==> branch fjord <==
==> flow/design.v <==
module apb_fifo (
    input  wire                   clk,         
    input  wire                   rst,         
    input  wire                   psel,        
    input  wire [3:0]            paddr,       
    input  wire [31:0]            pwdata,      
    input  wire                   penable,     
    input  wire                   pwrite,      
    output reg  [31:0]            prdata,      
    output reg                    pready       
);
parameter DEPTH = 16;   
parameter idle = 0, check_op = 1, write_data = 2, read_data =3,send_ready = 4;
reg [2:0] state;
reg [3:0] addr ;
 reg [31:0] wdata,rdata;
  reg [31:0] mem [0:15];
reg [3:0] wr_ptr;    
reg [3:0] rd_ptr;    
reg [4:0] count;     
reg [1:0] cwait;
always @(posedge clk or negedge rst) begin
    if (rst == 0) begin
        for(int i = 0; i<16;i++)
        begin
        mem[i] <= 0;
        end
        wr_ptr <= 0;
        rd_ptr <= 0;
        count <= 0;
        pready <= 0;
        state   <= idle;
        pready <= 0;
        prdata <= 0;
        addr   <= 0;
        wdata  <= 0;
        rdata  <= 0;
        cwait  <= 0;
    end else begin
        case(state)
        idle:
        begin
            wr_ptr <= 0;
            rd_ptr <= 0;
            count <= 0;
            pready <= 0;
            prdata <= 0;
            addr   <= 0;
            wdata  <= 0;
            rdata  <= 0;
            cwait  <= 0;
            state <= check_op;
        end
        check_op:
        begin
         if (penable && psel && pwrite && count != 15)
         begin 
            state   <= write_data;
            addr    <= paddr;
            wdata   <= pwdata;
         end
         else if (penable && psel && !pwrite && count != 0)
         begin
            state  <= read_data;
            addr   <= paddr;
         end
         else 
            state  <= check_op;
        end
        write_data:
        begin
            mem[addr] <= wdata;
            if(cwait < 2)
            begin
              state <= write_data;
              cwait <= cwait + 1;
            end
            else
            begin
               cwait <= 0;
               pready <= 1'b1;
               state <= send_ready;
               wr_ptr <= wr_ptr + 1;
               count  <= count  + 1;
            end
        end
        read_data : begin
            rdata <= mem[addr];
            if(cwait < 2)
            begin
              state <= read_data;
              cwait <= cwait + 1;
            end
            else
            begin
               cwait <= 0;
               state <= send_ready;
               pready <= 1'b1;
               prdata <= rdata;
               rd_ptr <= rd_ptr + 1;
               count  <= count  - 1;
            end
        end
        send_ready: begin
           state  <= check_op;
           pready <= 1'b0;    
         end
     endcase
     end
   end  
endmodule
==> flow/run.sh <==
#!/bin/bash
# the make line also repeats each setting of config.mk as NAME=value (left out here)
make -C /OpenROAD-flow-scripts/flow DESIGN_CONFIG=/design/flow/config.mk WORK_HOME=/design/flow/orfs CLKGATE_MAP_FILE= finish
==> flow/config.mk <==
export PLATFORM = sky130hd
export DESIGN_NAME = apb_fifo
export DESIGN_NICKNAME = apb_fifo
export VERILOG_FILES = /design/flow/design.v
export SDC_FILE = /design/flow/constraint.sdc
export NUM_CORES = 4
export LEC_CHECK = 0
export ABC_AREA = 0
export CAP_MARGIN = 25
export CORE_ASPECT_RATIO = 0.5
export CORE_MARGIN = 2
export CORE_UTILIZATION = 72
export CTS_CLUSTER_SIZE = 35
export GPL_TIMING_DRIVEN = 1
export PLACE_DENSITY = 0.37
export SETUP_SLACK_MARGIN = 0.56
export SLEW_MARGIN = 5
==> flow/constraint.sdc <==
create_clock -name core_clock -period 1.9 [get_ports {clk}]
set_input_delay 0.3800 -clock core_clock [delete_from_list [all_inputs] [get_ports {clk}]]
set_output_delay 0.3800 -clock core_clock [all_outputs]
set_load 0.01 [all_outputs]
==> inputs of branch harbor, as changes to branch fjord <==
==> flow/config.mk (replaced) <==
export PLATFORM = sky130hd
export DESIGN_NAME = apb_fifo
export DESIGN_NICKNAME = apb_fifo
export VERILOG_FILES = /design/flow/design.v
export SDC_FILE = /design/flow/constraint.sdc
export NUM_CORES = 4
export LEC_CHECK = 0
export CAP_MARGIN = 20
export CORE_ASPECT_RATIO = 1.17
export CORE_MARGIN = 7
export CORE_UTILIZATION = 24
export CTS_CLUSTER_SIZE = 39
export MIN_ROUTING_LAYER = met2
export PLACE_DENSITY_LB_ADDON = 0.16
export SLEW_MARGIN = 20
==> flow/constraint.sdc (replaced) <==
create_clock -name core_clock -period 2.01 [get_ports {clk}]
set_input_delay 0.4020 -clock core_clock [delete_from_list [all_inputs] [get_ports {clk}]]
set_output_delay 0.4020 -clock core_clock [all_outputs]
set_load 0.01 [all_outputs]
==> reports/metrics.cfg <==
[outcome]
status=finished with violations
failed_checks=setup timing

[route]
wl_met3_mm=40.3

[setup_path]
critPathSlowestCell=o211ai_1

[finish]
seqAreaFraction_pct=45.1
final_core_util_pct=30.3

[timing]
setup_violations=28
fin_ws_ns=-0.110

[power]
switchingPower_mw=19.5

That was branch harbor.
==> reports/metrics.cfg <==
[outcome]
failed_checks=setup timing
status=finished with violations

[timing]
fin_ws_ns=-0.365
setup_violations=472

[finish]
seqAreaFraction_pct=43.4
final_core_util_pct=95.6

[power]
switchingPower_mw=26.4

That was branch fjord.

---

==> job 444 <==
// apb_fifo: RTL as listed in full above, without the edits since
export LEC_CHECK = 0
export CAP_MARGIN = 20
export CELL_PAD_IN_SITES_GLOBAL_PLACEMENT = 2
export CORE_ASPECT_RATIO = 1.39
export CORE_MARGIN = 6
export CORE_UTILIZATION = 29
export GPL_TIMING_DRIVEN = 0
export HOLD_SLACK_MARGIN = 0.2
export SETUP_SLACK_MARGIN = 0.95
export SLEW_MARGIN = 20
create_clock -name core_clock -period 5.0 [get_ports {clk}]
run.sh (not shown) runs the stock make flow with config.mk's settings and CLKGATE_MAP_FILE=.
==> job 190 (differences from job 444) <==
- ABC_AREA: not set -> 0
- CAP_MARGIN: 20 -> 25
- CELL_PAD_IN_SITES_GLOBAL_PLACEMENT: 2 -> not set
- CORE_ASPECT_RATIO: 1.39 -> 1.11
- CORE_MARGIN: 6 -> 2
- CORE_UTILIZATION: 29 -> 15
- CTS_CLUSTER_SIZE: not set -> 98
- GPL_TIMING_DRIVEN: 0 -> 1
- HOLD_SLACK_MARGIN: 0.2 -> 0.15
- MAX_ROUTING_LAYER: not set -> met4
- MIN_ROUTING_LAYER: not set -> met2
- PLACE_DENSITY_LB_ADDON: not set -> 0.07
- SETUP_SLACK_MARGIN: 0.95 -> 0.42
- SLEW_MARGIN: 20 -> 35
- TNS_END_PERCENT: not set -> 15
==> flow/constraint.sdc (replaced) <==
create_clock -name core_clock -period 2.45 [get_ports {clk}]
set_input_delay 0.4900 -clock core_clock [delete_from_list [all_inputs] [get_ports {clk}]]
set_output_delay 0.4900 -clock core_clock [all_outputs]
set_load 0.01 [all_outputs]
==> qor summary <==
quantity	job 190	job 444
Run status	finished clean	finished clean
Final GP Congestion	0.7315	0.8207
Largest vdd supply drop	0.5939 mV	0.2522 mV
Non-clock buffer share	11.95%	5.874%
Worst R2R Path Depth	7	6
Met3 routed WL	56.22 mm	4.589 mm
CORE AREA	0.1842 mm²	0.09485 mm²
Endpoint of the worst-slack reg-to-reg timing path	mem[12][15]	prdata[12]
Critical path endpoint	mem[12][15]	prdata[12]
Total setup buffers inserted after CTS	73	0
Fillcell total	19.61k	9281
Pwr top	combinational logic	registers
Via count of the first global-routing pass	30.33k	19.70k
Cell area after layout	0.03776 mm²	0.03265 mm²
Crit. Startpoint	addr[3]	state[4]
Pin count of the biggest net entering global routing	83	102
Count of multi-input gates	1266	1265
Final wirelength	128.3 mm	99.18 mm
Register share of the cell area	41.46%	47.90%
Power share of the sequential group	35.7%	40.1%
Power and IR drop assume default switching activity.
